==> inputs of run a <==
==> flow/design.v <==
module pe (
    input clk, en,
    input      [7:0] a, b,
    output reg [15:0] out
);
    always @(posedge clk) begin
        if (en) begin
            out <= a*b;
        end else begin  
            out <= 0;
        end
    end
endmodule
module cu_engine (
    input  clk, nrst,
    input  [71:0] filter, 
    input  [23:0] data_in,
    input  [ 8:0] pe_en_ctrl,
    output [15:0] pe_out
);
    reg [23:0] dff [0:1];
    wire [143:0] psum;
    pe pe00 (.clk(clk), .en(pe_en_ctrl[0]), .a(data_in[ 7: 0]), .b(filter[ 7: 0]), .out(psum[15: 0]));
    pe pe10 (.clk(clk), .en(pe_en_ctrl[1]), .a(data_in[15: 8]), .b(filter[15: 8]), .out(psum[31:16]));
    pe pe20 (.clk(clk), .en(pe_en_ctrl[2]), .a(data_in[23:16]), .b(filter[23:16]), .out(psum[47:32]));
    pe pe01 (.clk(clk), .en(pe_en_ctrl[3]), .a(dff[0][ 7: 0]), .b(filter[31:24]), .out(psum[63:48]));
    pe pe11 (.clk(clk), .en(pe_en_ctrl[4]), .a(dff[0][15: 8]), .b(filter[39:32]), .out(psum[79:64]));
    pe pe21 (.clk(clk), .en(pe_en_ctrl[5]), .a(dff[0][23:16]), .b(filter[47:40]), .out(psum[95:80]));
    pe pe02 (.clk(clk), .en(pe_en_ctrl[6]), .a(dff[1][ 7: 0]), .b(filter[55:48]), .out(psum[111: 96]));
    pe pe12 (.clk(clk), .en(pe_en_ctrl[7]), .a(dff[1][15: 8]), .b(filter[63:56]), .out(psum[127:112]));
    pe pe22 (.clk(clk), .en(pe_en_ctrl[8]), .a(dff[1][23:16]), .b(filter[71:64]), .out(psum[143:128]));
    always @(posedge clk) begin
        if (!nrst) begin
            dff[0] <= 0;
            dff[1] <= 0;
        end else begin
            dff[0] <= data_in;
            dff[1] <= dff[0]; 
        end
    end
    assign pe_out = psum[15:0] + psum[31:16] + psum[47:32] + psum[63:48] + psum[79:64] + psum[95:80] + psum[111:96] + psum[127:112] + psum[143:128];
endmodule
==> flow/run.sh <==
#!/bin/bash
# the make line also repeats each setting of config.mk as NAME=value (left out here)
make -C /OpenROAD-flow-scripts/flow DESIGN_CONFIG=/design/flow/config.mk WORK_HOME=/design/flow/orfs CLKGATE_MAP_FILE= finish
==> flow/config.mk <==
export PLATFORM = sky130hd
export DESIGN_NAME = cu_engine
export DESIGN_NICKNAME = cu_engine
export VERILOG_FILES = /design/flow/design.v
export SDC_FILE = /design/flow/constraint.sdc
export NUM_CORES = 4
export LEC_CHECK = 0
export CAP_MARGIN = 20
export CORE_MARGIN = 2
export CORE_UTILIZATION = 70
export CTS_CLUSTER_DIAMETER = 44
export CTS_CLUSTER_SIZE = 36
export MAX_ROUTING_LAYER = met4
export SETUP_SLACK_MARGIN = 0.91
export SLEW_MARGIN = 20
export TNS_END_PERCENT = 5
==> flow/constraint.sdc <==
create_clock -name core_clock -period 3.47 [get_ports {clk}]
set_input_delay 0.6940 -clock core_clock [delete_from_list [all_inputs] [get_ports {clk}]]
set_output_delay 0.6940 -clock core_clock [all_outputs]
set_load 0.01 [all_outputs]
==> run b: changes against run a <==
CORE_UTILIZATION = 44   (was 70)
CTS_CLUSTER_DIAMETER = default   (was 44)
CTS_CLUSTER_SIZE = default   (was 36)
MAX_ROUTING_LAYER = default   (was met4)
SETUP_SLACK_MARGIN = default   (was 0.91)
TNS_END_PERCENT = default   (was 5)
==> flow/constraint.sdc (replaced) <==
create_clock -name core_clock -period 6.07 [get_ports {clk}]
set_input_delay 1.2140 -clock core_clock [delete_from_list [all_inputs] [get_ports {clk}]]
set_output_delay 1.2140 -clock core_clock [all_outputs]
set_load 0.01 [all_outputs]
==> run c: changes against run a <==
ABC_AREA = 1   (was default)
CORE_UTILIZATION = 71   (was 70)
CTS_CLUSTER_DIAMETER = default   (was 44)
CTS_CLUSTER_SIZE = 100   (was 36)
MAX_ROUTING_LAYER = default   (was met4)
PLACE_DENSITY = 0.37   (was default)
SETUP_SLACK_MARGIN = default   (was 0.91)
TNS_END_PERCENT = default   (was 5)
==> flow/constraint.sdc (replaced) <==
create_clock -name core_clock -period 5.02 [get_ports {clk}]
set_input_delay 1.0040 -clock core_clock [delete_from_list [all_inputs] [get_ports {clk}]]
set_output_delay 1.0040 -clock core_clock [all_outputs]
set_load 0.01 [all_outputs]
==> impl_metrics.tcl <==
# metrics dict for downstream scripts
set metrics [dict create \
    setup_viol 11 \
    violations "setup timing" \
    final.setup.tns_ns -2.78 \
    postLayoutSetupSlackWorst_ns -0.338 \
    gr-usage-all-layers_pct 35.4 \
    non_clock_inverter_count 1252 \
    status "complete, but fails checks" \
]
[end of results for run c]
==> impl_metrics.tcl <==
# metrics dict for downstream scripts
set metrics [dict create \
    setup_viol 106 \
    non_clock_inverter_count 614 \
    final.setup.tns_ns -85.95 \
    postLayoutSetupSlackWorst_ns -2.40 \
    status "complete, but fails checks" \
    violations "setup timing" \
]
[end of results for run a]
==> impl_metrics.tcl <==
# metrics dict for downstream scripts
set metrics [dict create \
    setup_viol 0 \
    non_clock_inverter_count 614 \
    gr-usage-all-layers_pct 21.2 \
    status "timing/DRC/antenna clean" \
]
[end of results for run b]

* * *

==> v27: inputs <==
Starts from the design.v that is shown in full above.
export LEC_CHECK = 0
export CAP_MARGIN = 20
export CORE_MARGIN = 9
export CORE_UTILIZATION = 40
export PLACE_DENSITY_LB_ADDON = 0.07
export SLEW_MARGIN = 20
create_clock -name core_clock -period 6.2 [get_ports {clk}]
run.sh (not shown) runs the stock make flow with config.mk's settings and CLKGATE_MAP_FILE=.
==> v30: changes against v27 <==
- CORE_MARGIN: 9 -> 2
- CORE_UTILIZATION: 40 -> 50
- CTS_CLUSTER_DIAMETER: not set -> 148
- CTS_CLUSTER_SIZE: not set -> 98
- PLACE_DENSITY: not set -> 0.42
- PLACE_DENSITY_LB_ADDON: 0.07 -> not set
==> v36: changes against v27 <==
- ABC_AREA: not set -> 1
- CORE_MARGIN: 9 -> 2
- CORE_UTILIZATION: 40 -> 72
- PLACE_DENSITY: not set -> 0.36
- PLACE_DENSITY_LB_ADDON: 0.07 -> not set
- SETUP_SLACK_MARGIN: not set -> 1.22
- TNS_END_PERCENT: not set -> 5
==> flow/constraint.sdc (replaced) <==
create_clock -name core_clock -period 4.39 [get_ports {clk}]
set_input_delay 0.8780 -clock core_clock [delete_from_list [all_inputs] [get_ports {clk}]]
set_output_delay 0.8780 -clock core_clock [all_outputs]
set_load 0.01 [all_outputs]
==> summary of the runs <==
v30 completed without violations. v36 completed and failed the layout checks on setup timing. v27 went through all stages and came out clean.
The lowest core utilization belongs to v27, the highest to v36.
Against v36, the sequential power of v27 is lower by 30%.
The combinational power of v36 is 2.6 times that of v30.
Cell count: v36 > v27 > v30.
The lowest clock power belongs to v27, the highest to v36.
No activity file was given, so power comes from the tool's default toggle rates.
